==> flow/design.v (excerpt) <==
module S_AXI_LITE#(
		parameter integer S_AXI_LITE_SIZE = 5,
		parameter integer S_AXI_DATA_SIZE = 32 
		)(
		input S_AXI_ACLK,
		input S_AXI_ARESETN,
        input  [ 31 : 0] S_AXI_LITE_ARADDR,
        output S_AXI_LITE_ARREADY,
        input  S_AXI_LITE_ARVALID,
        output S_AXI_LITE_RVALID,
        input  S_AXI_LITE_RREADY,
        output [S_AXI_DATA_SIZE - 1: 0] S_AXI_LITE_RDATA,
        input  [ 31 : 0] S_AXI_LITE_AWADDR,
        output S_AXI_LITE_AWREADY,
        input  S_AXI_LITE_AWVALID,
        input  S_AXI_LITE_WVALID,
        output S_AXI_LITE_WREADY,
        input  [S_AXI_DATA_SIZE - 1: 0] S_AXI_LITE_WDATA,
        output S_AXI_LITE_BVALID,
        input S_AXI_LITE_BREADY
		);
==> flow/config.mk <==
export PLATFORM = sky130hd
export DESIGN_NAME = S_AXI_LITE
export DESIGN_NICKNAME = S_AXI_LITE
export VERILOG_FILES = /design/flow/design.v
export SDC_FILE = /design/flow/constraint.sdc
export NUM_CORES = 4
export LEC_CHECK = 0
export CAP_MARGIN = 20
export CORE_MARGIN = 2
export CORE_UTILIZATION = 66
export SLEW_MARGIN = 20
==> flow/constraint.sdc <==
create_clock -name core_clock -period 2.2 [get_ports {S_AXI_ACLK}]
set_input_delay 0.4400 -clock core_clock [delete_from_list [all_inputs] [get_ports {S_AXI_ACLK}]]
set_output_delay 0.4400 -clock core_clock [all_outputs]
set_load 0.01 [all_outputs]
run.sh (not shown) runs the stock make flow with config.mk's settings and CLKGATE_MAP_FILE=.
Edit:
ABC_AREA = 1   (was default)
CAP_MARGIN = 5   (was 20)
CORE_UTILIZATION = 72   (was 66)
PLACE_DENSITY = 0.65   (was default)
SETUP_SLACK_MARGIN = 0.17   (was default)
clock period = 1.91 ns   (was 2.2 ns; I/O delays follow)
Outcome:
- This time the run finished but fails on setup timing
- routed wire length is about the same
- critical path depth grows by 10
- final area stays flat
- total power grows by about 12%
- worst setup slack is worse by 110 ps
- die size shrinks by 9.7%
- sequential cell count is unchanged
- clock skew shrinks by 6.5 ps
- core utilization grows by 8.2 points
- final cell count grows by about 6%
Edit:
ABC_AREA = default   (was 1)
CAP_MARGIN = 20   (was 5)
CORE_UTILIZATION = 71   (was 72)
PLACE_DENSITY = default   (was 0.65)
SETUP_SLACK_MARGIN = -0.08   (was 0.17)
clock period = 1.74 ns   (was 1.91 ns; I/O delays follow)
What happened: The new run completed, yet does not pass: setup timing. Synthesized area grows by 1.9%. Wire length goes up by 5.3%. Non-clock buffer count came out higher by 2. Cell count fell by 5.6%. Synthesized cell count drops by about 7%. Total power came out higher by about 7%. Count of clock-buffer cells in the layout fell by 4. Global-route usage came out higher by 3.1 points. Flip-flop count is unchanged. Utilization drops by 0.93 points. Combinational power falls by 26%.
Edit:
CORE_UTILIZATION = 35   (was 71)
SETUP_SLACK_MARGIN = default   (was -0.08)
clock period = 2.64 ns   (was 1.74 ns; I/O delays follow)
Effect: The changed run finished with timing, DRC and antenna clean. Total power decreases by about 30%. First-iteration DRC count came out lower by 39%. Hold slack gains 37 ps. Clock-buffer cell count is higher by 4. Cell area grows by about 1%. Die size goes up by 99%. Cell count goes up by about 11%. Setup slack gains 470 ps.
Edit:
CORE_UTILIZATION = 68   (was 35)
CTS_CLUSTER_SIZE = 37   (was default)
clock period = 1.6 ns   (was 2.64 ns; I/O delays follow)
This time the run produced a layout that fails on setup timing.
Total power is higher by well over a third.
Cell count is lower by a little under a tenth.
Routed wire length is higher by roughly a tenth.
Synthesized cell count stays the same.
Utilization is higher by 45 points.
Worst setup slack got worse by 550 ps.
Global-route usage is higher by 21 points.

job 3048:
S_AXI_LITE again, from the RTL that the note above started with.
Settings: LEC_CHECK=0, CAP_MARGIN=20, CELL_PAD_IN_SITES_GLOBAL_PLACEMENT=3, CORE_MARGIN=10, CORE_UTILIZATION=40, CTS_CLUSTER_DIAMETER=398, HOLD_SLACK_MARGIN=0.03, MAX_ROUTING_LAYER=met4, SLEW_MARGIN=20, TNS_END_PERCENT=85; clock period 4.0 ns.
For job 9583, these inputs were changed with respect to job 3048:
- a deleted CTS_CLUSTER_DIAMETER that had been 398
- a change of CORE_MARGIN from 10 to 2
- a deleted MAX_ROUTING_LAYER that had been met4
- a deleted CELL_PAD_IN_SITES_GLOBAL_PLACEMENT that had been 3
- a deleted TNS_END_PERCENT that had been 85
- a deleted HOLD_SLACK_MARGIN that had been 0.03
--- outcome ---
Number of H-tree branching levels across job 3048 and job 9583: no real change.
The setup slack of job 9583 is larger than that of job 3048.
The final reports for job 9583 and job 3048 show design internal power lower in the former.
From job 9583 to job 3048, count of flip-flops with a built-in enable after synthesis did not move at all.
Re sequential cell count: no difference whatsoever between job 3048 and job 9583.
axi_rdata[31]$_SDFFE_PN0P_ as the termination of the worst setup path was reported by job 3048, and S_AXI_LITE_AWREADY by job 9583.
Input changes introduced in job 5651 (baseline for comparison: job 9583):
- PLACE_DENSITY: unset -> 0.9
- SETUP_SLACK_MARGIN: unset -> 0.5
- CORE_UTILIZATION: 40 -> 72
- ABC_AREA: unset -> 1
- the clock period (ns, I/O delays scaled along): 4.0 -> 1.97
Notes after the runs:
- Run status, job 5651: aborted in global routing, error DPL-0038
- Summary of job 5651 over job 9583: yosys cell count rose by 7.6%; worst-case setup slack after placement now sits lower; synthesized net count grew by 106; synthesized cell count now larger.
- Area figure in the yosys stat output on job 5651 is down relative to job 9583.
For job 2540, these inputs were changed with respect to job 5651:
- CTS_CLUSTER_DIAMETER: unset -> 57
- PLACE_DENSITY: 0.9 -> 0.36
### Flow results
In the summary table, job 2540 is marked failed, with error DPL-0038 raised in global routing. Job 2540 -> job 5651: number of rows created at floorplan delta 0, exact match. The worst setup timing slack at the placement stage of job 2540 was inferior to that of job 5651. On placed cell area, job 2540 and job 5651 are basically level. Looking at post-cts repair resize count, job 2540 sits below job 5651. Job 5651 -> job 2540: instance count after placement with tap cells included flat.
Power is estimated from default activity; no workload was simulated.
